// sample_dsp
module sample_dsp(
	input         clk_20M,
	input         rst_n,
	input         WR,
	input         RD,
	input         CS0,
	input  [7:0]  DSP_Add,
	input  [15:0] DSP_Data_in,
	output [15:0] DSP_Data_out,
	output        DSP_Data_oe,
	input  [6:0]  chAn,
	input  [6:0]  chBn,
	input  [15:0] data_in,
	input         busy0,
	output [3:0]  LED,
	output        cs0_n,
	output        cs1_n,
	output        convst,
	output        enc_rst
);
	wire        clk_1M, tick_1M;
	wire        IncEncoderRd;
	wire [15:0] inc0, inc1, inc2, inc3, inc4, inc5, inc6;
	wire [15:0] abs0, abs1, abs2, abs3, abs4, abs5, abs6, abs7;
	wire [15:0] abs8, abs9, absA, absB, absC, absD, absE, absF;
	clk_1M inst45(.clk0(clk_20M), .rst_n(rst_n), .clk_1M(clk_1M), .tick(tick_1M));
	IncEncoderGroup inst(
		.clk_encoder(clk_20M), .en(tick_1M), .rst_n(rst_n), .RD(IncEncoderRd),
		.chA(~chAn), .chB(~chBn),
		.data_out0(inc0), .data_out1(inc1), .data_out2(inc2), .data_out3(inc3),
		.data_out4(inc4), .data_out5(inc5), .data_out6(inc6));
	AbsEncoder inst1(
		.clk(clk_20M), .clk_rd(IncEncoderRd), .rst_n(rst_n),
		.data_in(data_in), .cs0_n(cs0_n), .cs1_n(cs1_n), .busy0(busy0),
		.convst(convst), .enc_rst(enc_rst),
		.data_out0(abs0), .data_out1(abs1), .data_out2(abs2), .data_out3(abs3),
		.data_out4(abs4), .data_out5(abs5), .data_out6(abs6), .data_out7(abs7),
		.data_out8(abs8), .data_out9(abs9), .data_outA(absA), .data_outB(absB),
		.data_outC(absC), .data_outD(absD), .data_outE(absE), .data_outF(absF));
	ParaBus ParaBusInst(
		.clk(clk_20M), .rst_n(rst_n),
  ...
Size: roughly 0.031 mm2 of cells after synthesis.
make LEC_CHECK=0 ABC_AREA=1 CAP_MARGIN=20 CORE_MARGIN=2 CORE_UTILIZATION=72 CTS_CLUSTER_DIAMETER=211 CTS_CLUSTER_SIZE=13 PLACE_DENSITY_LB_ADDON=0.28 SETUP_SLACK_MARGIN=0.73 SLEW_MARGIN=20 finish   # period 2.54 ns
run.sh (not shown) runs the stock make flow with config.mk's settings and CLKGATE_MAP_FILE=.
The first run stopped in global routing with GRT-0116.
Change:
- ABC_AREA: 1 -> not set
- CORE_UTILIZATION: 72 -> 60
- CTS_CLUSTER_DIAMETER: 211 -> not set
- CTS_CLUSTER_SIZE: 13 -> not set
- PLACE_DENSITY_LB_ADDON: 0.28 -> not set
- SETUP_SLACK_MARGIN: 0.73 -> not set
- clock period: 2.54 -> 2.36 ns (I/O delays scaled with it)
With this change the flow finished but failed the layout checks on setup timing.
Die size rises by about 17%.
Synthesized area falls by 2.4%.
Synthesized cell count falls by 32%.
Change:
- CELL_PAD_IN_SITES_GLOBAL_PLACEMENT: not set -> 0
- GPL_ROUTABILITY_DRIVEN: not set -> 1
- GPL_TIMING_DRIVEN: not set -> 1
- PLACE_DENSITY: not set -> 0.6
- SETUP_SLACK_MARGIN: not set -> -0.35
- TNS_END_PERCENT: not set -> 70
- clock period: 2.36 -> 4.58 ns (I/O delays scaled with it)
This time the run passed the timing, DRC and antenna checks.
Clock-buffer cell count rises by 5.
Routed wire length goes down by 14%.
Total power drops by 49%.
Setup slack gains 1400 ps.
Maximum frequency shrinks by 20%.
Die area does not change.
Design area shrinks by 16%.
Clock power came out lower by 47%.
Core utilization decreases by 13 points.
Global-route usage decreases by 4.0 points.
Change:
- CELL_PAD_IN_SITES_GLOBAL_PLACEMENT: 0 -> not set
- CORE_UTILIZATION: 60 -> 40
- GPL_ROUTABILITY_DRIVEN: 1 -> not set
- GPL_TIMING_DRIVEN: 1 -> not set
- PLACE_DENSITY: 0.6 -> not set
- SETUP_SLACK_MARGIN: -0.35 -> not set
- TNS_END_PERCENT: 70 -> not set
- clock period: 4.58 -> 4.43 ns (I/O delays scaled with it)
After rerunning: Final area is higher by 1.4%. Worst hold slack degrades by 34 ps. Synthesized area is unchanged. First-iteration DRC count increases by 9.5%. Clock skew drops by 5.4 ps. Setup slack gains 73 ps.

---

Starting RTL as in the previous note.
Settings: LEC_CHECK=0, ABC_AREA=1, CAP_MARGIN=5, CORE_MARGIN=2, CORE_UTILIZATION=72, CTS_CLUSTER_DIAMETER=368, CTS_CLUSTER_SIZE=14, PLACE_DENSITY_LB_ADDON=0.3, SETUP_SLACK_MARGIN=-0.16, SLEW_MARGIN=20; clock period 2.46 ns.
The baseline ran to the end with violations: setup timing.
Change:
Settings changed: ABC_AREA 1 to not set, CAP_MARGIN 5 to 20, CORE_UTILIZATION 72 to 25, CTS_CLUSTER_DIAMETER 368 to not set, CTS_CLUSTER_SIZE 14 to not set, PLACE_DENSITY_LB_ADDON 0.3 to not set, SETUP_SLACK_MARGIN -0.16 to not set.
Clock period 2.46 ns to 4.43 ns, I/O delays scaled along.
After rerunning: Now the flow completed with no timing, DRC or antenna violations; count of clock-buffer cells in the layout went up by 30; global-route usage shrinks by 26 points; power shrinks by well over a third; worst setup slack gains 0.45 ns.
Change:
Settings changed: CORE_UTILIZATION 25 to 72, CTS_CLUSTER_DIAMETER set to 397, PLACE_DENSITY set to 0.39.
Clock period 4.43 ns to 4.04 ns, I/O delays scaled along.
Effect: The new run finished clean; area after synthesis does not change; critical path depth does not change; final cell count shrinks by 24%; routed wire length shrinks by 4.0%; fmax grows by about 6%; worst setup slack is worse by 0.17 ns; clock-buffer cell count shrinks by 16; total power grows by about 5%; hold slack is worse by 0.13 ns; sequential power grows by 11%.
Change:
Settings changed: ABC_AREA set to 1, CORE_ASPECT_RATIO set to 0.5, CTS_CLUSTER_DIAMETER 397 to 399, CTS_CLUSTER_SIZE set to 13, SETUP_SLACK_MARGIN set to 0.67.
Clock period 4.04 ns to 2.26 ns, I/O delays scaled along.
Effect: The changed run never finished: it broke off in 5_1_grt with DPL-0038; die area rises by 2.6%; synthesized area came out higher by 2.5%; synthesized cell count went up by 47%.

---

Setup of exp/amber:
Starting RTL as in the previous note.
clock: 4.64 ns
lec_check: 0
cap_margin: 20
cell_pad_in_sites_global_placement: 0
core_margin: 2
core_utilization: 60
gpl_routability_driven: 0
gpl_timing_driven: 1
place_density_lb_addon: 0.11
setup_slack_margin: 1.23
slew_margin: 20
tns_end_percent: 70
exp/amber ran to completion and came out clean on the timing, DRC and antenna checks.
The following lists how exp/onyx was set up differently from exp/amber:
diff --git a/flow/config.mk b/flow/config.mk
--- a/flow/config.mk
+++ b/flow/config.mk
@@ -7,2 +7,3 @@
 export LEC_CHECK = 0
+export ABC_AREA = 0
 export CAP_MARGIN = 20
@@ -10,8 +11,8 @@
 export CORE_MARGIN = 2
-export CORE_UTILIZATION = 60
+export CORE_UTILIZATION = 71
 export GPL_ROUTABILITY_DRIVEN = 0
 export GPL_TIMING_DRIVEN = 1
-export PLACE_DENSITY_LB_ADDON = 0.11
-export SETUP_SLACK_MARGIN = 1.23
+export MIN_ROUTING_LAYER = met1
+export PLACE_DENSITY_LB_ADDON = 0.1
+export SETUP_SLACK_MARGIN = -0.09
 export SLEW_MARGIN = 20
-export TNS_END_PERCENT = 70
==> flow/constraint.sdc <==
create_clock -name core_clock -period 2.9 [get_ports {clk_20M}]
set_input_delay 0.5800 -clock core_clock [delete_from_list [all_inputs] [get_ports {clk_20M}]]
set_output_delay 0.5800 -clock core_clock [all_outputs]
set_load 0.01 [all_outputs]
Results
- From the logs: exp/onyx reached the end of the flow and failed the layout checks with negative setup slack.
- exp/onyx vs exp/amber, global-route usage went up by 15 points.
- Sequential share of cell area in exp/onyx vs exp/amber: down 3.8 points
- Summary of exp/onyx over exp/amber: post-route total power picked up an extra 9900 uW, half-perimeter wire length after placement picked up an extra 12%, non-clock buffer share of cell area picked up an extra 6.7 points, number of synthesized flops with an enable pin neither gained nor lost much, total area of multi-input combinational cells picked up an extra about 6%.
- Relative to exp/amber, routed wire length has increased by 46% in exp/onyx.
- On placeable core area: between exp/onyx and exp/amber, it ends up lower for exp/onyx.
The inputs of exp/fjord differ from those of exp/onyx as listed below.
diff --git a/flow/config.mk b/flow/config.mk
--- a/flow/config.mk
+++ b/flow/config.mk
@@ -7,3 +7,3 @@
 export LEC_CHECK = 0
-export ABC_AREA = 0
+export ABC_AREA = 1
 export CAP_MARGIN = 20
@@ -11,8 +11,9 @@
 export CORE_MARGIN = 2
-export CORE_UTILIZATION = 71
+export CORE_UTILIZATION = 72
+export CTS_CLUSTER_DIAMETER = 346
 export GPL_ROUTABILITY_DRIVEN = 0
 export GPL_TIMING_DRIVEN = 1
-export MIN_ROUTING_LAYER = met1
-export PLACE_DENSITY_LB_ADDON = 0.1
-export SETUP_SLACK_MARGIN = -0.09
+export PLACE_DENSITY_LB_ADDON = 0.11
+export SETUP_SLACK_MARGIN = -0.14
 export SLEW_MARGIN = 20
+export TNS_END_PERCENT = 70
==> flow/constraint.sdc <==
create_clock -name core_clock -period 2.46 [get_ports {clk_20M}]
set_input_delay 0.4920 -clock core_clock [delete_from_list [all_inputs] [get_ports {clk_20M}]]
set_output_delay 0.4920 -clock core_clock [all_outputs]
set_load 0.01 [all_outputs]
Results
The lower global-route usage came out of exp/fjord.
Relative to exp/onyx, number of vias in the routed layout decreased by 1.6% in exp/fjord.
A cell kind with the greatest summed area of registers is what exp/fjord shows, while logic gates belongs to exp/onyx.
Although exp/fjord finished all stages, its layout failed final checks on negative setup slack.
Taking exp/onyx as the reference, in exp/fjord final period demand of the worst path now smaller, worst setup margin now larger.
Relative to exp/onyx, the final cell area reported for exp/fjord is lower.
Post-placement cell count for exp/fjord is higher than for exp/onyx.
Taking exp/onyx as 1.0, exp/fjord lands at 0.871 on global-route wire length before repair.
Modified inputs, exp/sierra compared to exp/fjord
==> flow/config.mk <==
export PLATFORM = sky130hd
export DESIGN_NAME = sample_dsp
export DESIGN_NICKNAME = sample_dsp
export VERILOG_FILES = /design/flow/design.v
export SDC_FILE = /design/flow/constraint.sdc
export NUM_CORES = 4
export LEC_CHECK = 0
export CAP_MARGIN = 20
export CORE_MARGIN = 2
export CORE_UTILIZATION = 72
export CTS_CLUSTER_DIAMETER = 394
export CTS_CLUSTER_SIZE = 99
export SLEW_MARGIN = 20
==> flow/constraint.sdc <==
create_clock -name core_clock -period 2.1 [get_ports {clk_20M}]
set_input_delay 0.4200 -clock core_clock [delete_from_list [all_inputs] [get_ports {clk_20M}]]
set_output_delay 0.4200 -clock core_clock [all_outputs]
set_load 0.01 [all_outputs]
## What came out
- For exp/sierra, the flow was terminated by a tool error in global routing and produced no final design.
- exp/sierra against exp/fjord: total instance count after detailed placement now sits lower; die height decreased 1.2%.
- Compared to exp/fjord, exp/sierra was floorplanned on a smaller die.
- Compared with exp/fjord, exp/sierra improves total standard cell area after synthesis.
The following lists how exp/maple was set up differently from exp/sierra:
diff --git a/flow/config.mk b/flow/config.mk
--- a/flow/config.mk
+++ b/flow/config.mk
@@ -8,6 +8,5 @@
 export CAP_MARGIN = 20
+export CELL_PAD_IN_SITES_DETAIL_PLACEMENT = 1
 export CORE_MARGIN = 2
-export CORE_UTILIZATION = 72
-export CTS_CLUSTER_DIAMETER = 394
-export CTS_CLUSTER_SIZE = 99
-export SLEW_MARGIN = 20
+export CORE_UTILIZATION = 40
+export SLEW_MARGIN = 5
==> flow/constraint.sdc <==
create_clock -name core_clock -period 5.0 [get_ports {clk_20M}]
set_input_delay 1.0000 -clock core_clock [delete_from_list [all_inputs] [get_ports {clk_20M}]]
set_output_delay 1.0000 -clock core_clock [all_outputs]
set_load 0.01 [all_outputs]
## What came out
Of exp/maple and exp/sierra, only exp/maple finishes the flow clean.
Diff exp/sierra -> exp/maple | floorplan die width | increase of about 34%
In the tables for exp/maple and exp/sierra, height of the die reads higher with exp/maple.
Taking exp/sierra as the reference point, the post-cts repair resize count of exp/maple falls by 365.
Worst slack after detailed placement, exp/maple and exp/sierra: lower on exp/sierra
Placement row count ended up 26 higher on exp/maple than on exp/sierra.
Going from exp/sierra to exp/maple, deepest level of the CTS H-tree grows by 2.
[compare] base=exp/sierra new=exp/maple: die area +about 80%; number of post-CTS setup repair buffers -94; total core area +81%; number of clock buffers inserted by TritonCTS +59.
On routability congestion estimate, the lower figure sits with exp/sierra, not exp/maple.
Power is estimated from default activity; no workload was simulated.
